==> lagoon <==
==> flow/design.v <==
`timescale 1ns / 1ps
module decoder(
    input [1:0] in,
    output reg [3:0] out
    );
    always @(*) begin
        case(in)
            2'b00: out = 4'b1000;
            2'b01: out = 4'b0100;
            2'b10: out = 4'b0010;
            2'b11: out = 4'b0001;
        endcase
    end
endmodule
`timescale 1ns / 1ps
module ARITHMATIC_UNIT #(parameter width = 16)(
    input [width - 1:0] A,
    input [width - 1:0] B,
    input [1:0] ALU_FUN,
    input clk,rst,
    input Arith_Enable,
    output reg [width - 1:0] Arith_OUT,
    output reg Carry_OUT,
    output reg Arith_Flag
    );
    always@(posedge clk or negedge rst) begin
        if (!rst) begin
            Arith_OUT <= 0;
            Arith_Flag <= 0;
            Carry_OUT <= 0;        
        end
        else if (Arith_Enable) begin
            Arith_OUT <= 0;
            Carry_OUT <= 0;
            Arith_Flag <= 1;
            case (ALU_FUN)
                2'b00:
                begin
                    {Carry_OUT,Arith_OUT} <= A+B;
                end
                2'b01:
                begin
                    {Carry_OUT,Arith_OUT} <= A-B;
                end
                2'b10:
                begin
                    {Carry_OUT,Arith_OUT} <= A*B;
                end                
                2'b11:
                begin
                    {Carry_OUT,Arith_OUT} <= (B == 0) ? {1'b0, {width{1'b1}}} : A/B;
                end                
            endcase
        end
        else begin
            Arith_OUT <= 0;
            Arith_Flag <= 0;
            Carry_OUT <= 0;            
        end
    end
endmodule
`timescale 1ns / 1ps
module Logic_Unit #(parameter width = 16)(
    input [width - 1:0] A,
    input [width - 1:0] B,
    input [1:0] ALU_FUN,
    input clk,rst,
    input Logic_Enable,
    output reg [width - 1:0] Logic_OUT,
    output reg Logic_Flag
    );
 always@(posedge clk or negedge rst) begin
        if (!rst) begin
            Logic_OUT <= 0;
            Logic_Flag <= 0;
        end
        else if (Logic_Enable) begin
            Logic_OUT <= 0;
            Logic_Flag <= 1;
            case (ALU_FUN)
                2'b00:
                begin
                    Logic_OUT <= A&B;
                end
                2'b01:
                begin
                    Logic_OUT <= A|B;
                end
                2'b10:
                begin
                    Logic_OUT <= ~(A&B);
                end                
                2'b11:
                begin
                    Logic_OUT <= ~(A|B);
                end                
            endcase
        end
        else begin
            Logic_OUT <= 0;
            Logic_Flag <= 0;
        end
    end
endmodule
`timescale 1ns / 1ps
module CMP_Unit #(parameter width = 16)(
    input [width - 1:0] A,
    input [width - 1:0] B,
    input [1:0] ALU_FUN,
    input clk,rst,
    input CMP_Enable,
    output reg [width - 1:0] CMP_OUT,
    output reg CMP_Flag
    );
always@(posedge clk or negedge rst) begin
        if (!rst) begin
            CMP_OUT <= 0;
            CMP_Flag <= 0;
        end
        else if (CMP_Enable) begin
            CMP_OUT <= 0;
            CMP_Flag <= 1;
            case (ALU_FUN)
                2'b00:
                begin
                    CMP_OUT <= 0;
                end
                2'b01:
                begin
                    CMP_OUT <= (A==B);
                end
                2'b10:
                begin
                    CMP_OUT <= (A>B)? 2:0;
                end                
                2'b11:
                begin
                    CMP_OUT <= (A<B)? 3:0;
                end                
            endcase
        end
        else begin
            CMP_OUT <= 0;
            CMP_Flag <= 0;
        end
    end
endmodule
`timescale 1ns / 1ps
module Shift_Unit #(parameter width = 16)(
    input [width - 1:0] A,
    input [width - 1:0] B,
    input [1:0] ALU_FUN,
    input clk,rst,
    input Shift_Enable,
    output reg [width - 1:0] Shift_OUT,
    output reg Shift_Flag
    );
always@(posedge clk or negedge rst) begin
        if (!rst) begin
            Shift_OUT <= 0;
            Shift_Flag <= 0;
        end
        else if (Shift_Enable) begin
            Shift_OUT <= 0;
            Shift_Flag <= 1;
            case (ALU_FUN)
                2'b00:
                begin
                    Shift_OUT <= A>>1;
                end
                2'b01:
                begin
                    Shift_OUT <= A<<1;
                end
                2'b10:
                begin
                    Shift_OUT <= B>>1;
                end                
                2'b11:
                begin
                    Shift_OUT <= B<<1;
                end                
            endcase
        end
        else begin
            Shift_OUT <= 0;
            Shift_Flag <= 0;
        end
    end
endmodule
`timescale 1ns / 1ps
module ALU_TOP #(parameter width = 16)(
    input [width - 1:0] A,
    input [width - 1:0] B,
    input [3:0] ALU_FUN,
    input clk,rst,
    output  [width - 1:0] Arith_OUT,
    output  Carry_OUT,
    output  Arith_Flag,
    output  [width - 1:0] Logic_OUT,
    output  Logic_Flag,
    output  [width - 1:0] CMP_OUT,
    output  CMP_Flag,
    output  [width - 1:0] Shift_OUT,
    output  Shift_Flag
    );
wire [3:0] enables;
decoder d0 (ALU_FUN[3:2],enables);
ARITHMATIC_UNIT #(width) d1 (A,B,ALU_FUN[1:0],clk,rst,enables[3],Arith_OUT,Carry_OUT,Arith_Flag);
Logic_Unit #(width) d2 (A,B,ALU_FUN[1:0],clk,rst,enables[2],Logic_OUT,Logic_Flag);
CMP_Unit #(width) d3 (A,B,ALU_FUN[1:0],clk,rst,enables[1],CMP_OUT,CMP_Flag);
Shift_Unit #(width) d4 (A,B,ALU_FUN[1:0],clk,rst,enables[0],Shift_OUT,Shift_Flag);
endmodule
==> flow/run.sh <==
#!/bin/bash
# the make line also repeats each setting of config.mk as NAME=value (left out here)
make -C /OpenROAD-flow-scripts/flow DESIGN_CONFIG=/design/flow/config.mk WORK_HOME=/design/flow/orfs CLKGATE_MAP_FILE= finish
==> flow/config.mk <==
export PLATFORM = sky130hd
export DESIGN_NAME = ALU_TOP
export DESIGN_NICKNAME = ALU_TOP
export VERILOG_FILES = /design/flow/design.v
export SDC_FILE = /design/flow/constraint.sdc
export NUM_CORES = 4
export LEC_CHECK = 0
export ABC_AREA = 1
export CAP_MARGIN = 10
export CELL_PAD_IN_SITES_DETAIL_PLACEMENT = 1
export CELL_PAD_IN_SITES_GLOBAL_PLACEMENT = 0
export CORE_MARGIN = 3
export CORE_UTILIZATION = 21
export CTS_CLUSTER_DIAMETER = 344
export CTS_CLUSTER_SIZE = 84
export GPL_ROUTABILITY_DRIVEN = 1
export GPL_TIMING_DRIVEN = 0
export HOLD_SLACK_MARGIN = 0.14
export MAX_ROUTING_LAYER = met4
export MIN_ROUTING_LAYER = met1
export PLACE_DENSITY_LB_ADDON = 0.14
export SLEW_MARGIN = 10
export TNS_END_PERCENT = 80
==> flow/constraint.sdc <==
create_clock -name core_clock -period 40.6 [get_ports {clk}]
set_input_delay 8.1200 -clock core_clock [delete_from_list [all_inputs] [get_ports {clk}]]
set_output_delay 8.1200 -clock core_clock [all_outputs]
set_load 0.01 [all_outputs]
==> delta: changes against lagoon <==
==> flow/config.mk (replaced) <==
export PLATFORM = sky130hd
export DESIGN_NAME = ALU_TOP
export DESIGN_NICKNAME = ALU_TOP
export VERILOG_FILES = /design/flow/design.v
export SDC_FILE = /design/flow/constraint.sdc
export NUM_CORES = 4
export LEC_CHECK = 0
export ABC_AREA = 1
export CAP_MARGIN = 5
export CELL_PAD_IN_SITES_GLOBAL_PLACEMENT = 0
export CORE_ASPECT_RATIO = 0.84
export CORE_MARGIN = 2
export CORE_UTILIZATION = 65
export MAX_ROUTING_LAYER = met4
export SLEW_MARGIN = 20
export TNS_END_PERCENT = 5
==> flow/constraint.sdc (replaced) <==
create_clock -name core_clock -period 39.8 [get_ports {clk}]
set_input_delay 7.9600 -clock core_clock [delete_from_list [all_inputs] [get_ports {clk}]]
set_output_delay 7.9600 -clock core_clock [all_outputs]
set_load 0.01 [all_outputs]
==> indigo: changes against lagoon <==
==> flow/config.mk (replaced) <==
export PLATFORM = sky130hd
export DESIGN_NAME = ALU_TOP
export DESIGN_NICKNAME = ALU_TOP
export VERILOG_FILES = /design/flow/design.v
export SDC_FILE = /design/flow/constraint.sdc
export NUM_CORES = 4
export LEC_CHECK = 0
export CAP_MARGIN = 5
export CELL_PAD_IN_SITES_GLOBAL_PLACEMENT = 0
export CORE_MARGIN = 2
export CORE_UTILIZATION = 55
export PLACE_DENSITY_LB_ADDON = 0.14
export SLEW_MARGIN = 20
export TNS_END_PERCENT = 30
==> flow/constraint.sdc (replaced) <==
create_clock -name core_clock -period 57.9 [get_ports {clk}]
set_input_delay 11.5800 -clock core_clock [delete_from_list [all_inputs] [get_ports {clk}]]
set_output_delay 11.5800 -clock core_clock [all_outputs]
set_load 0.01 [all_outputs]
==> ember: changes against lagoon <==
==> flow/config.mk (replaced) <==
export PLATFORM = sky130hd
export DESIGN_NAME = ALU_TOP
export DESIGN_NICKNAME = ALU_TOP
export VERILOG_FILES = /design/flow/design.v
export SDC_FILE = /design/flow/constraint.sdc
export NUM_CORES = 4
export LEC_CHECK = 0
export CAP_MARGIN = 20
export CORE_MARGIN = 2
export CORE_UTILIZATION = 40
export MAX_ROUTING_LAYER = met4
export SLEW_MARGIN = 10
export TNS_END_PERCENT = 75
==> flow/constraint.sdc (replaced) <==
create_clock -name core_clock -period 33.0 [get_ports {clk}]
set_input_delay 6.6000 -clock core_clock [delete_from_list [all_inputs] [get_ports {clk}]]
set_output_delay 6.6000 -clock core_clock [all_outputs]
set_load 0.01 [all_outputs]
==> notes <==
Sequential power, lowest first: indigo, lagoon, delta, ember. Cell count: lagoon > ember > delta > indigo. Combinational power: ember > lagoon > delta > indigo. The highest via count belongs to ember, the lowest to lagoon. Non-clock buffer count, lowest first: indigo, delta, lagoon, ember. The die area of lagoon is 3.1 times that of delta.
==> figures <==
	indigo	lagoon	delta	ember
Outcome	timing/DRC/antenna clean	timing/DRC/antenna clean	timing/DRC/antenna clean	timing/DRC/antenna clean
Number of cell instances after yosys synthesis	2100	2386	2386	2100
Hold slack final	11.40 ns	7.61 ns	7.80 ns	6.42 ns
Detailed-route wire length	58300 um	71400 um	53100 um	64000 um
Met2 capacity usage during global routing	0.591	0.320	0.615	0.487
Via count of the first global-routing pass	15400	17500	15300	15900
Std-Cell Rows	63	101	53	74
Most frequently used cell type in the post-synthesis netlist	sky130_fd_sc_hd__ha_1	sky130_fd_sc_hd__nand2_1	sky130_fd_sc_hd__nand2_1	sky130_fd_sc_hd__ha_1
CP most frequent cell	sky130_fd_sc_hd__ha_1	sky130_fd_sc_hd__nand2_1	sky130_fd_sc_hd__nand2_1	-
Routed via count	16300	16200	16400	16700
XOR-XNOR Cells, Area Fraction	0.0744	0.0609	0.0609	0.0744
Comb gate area	13800 um^2	12800 um^2	12800 um^2	14400 um^2
Crit path depth	117	224	207	121
Power is estimated from default activity; no workload was simulated.
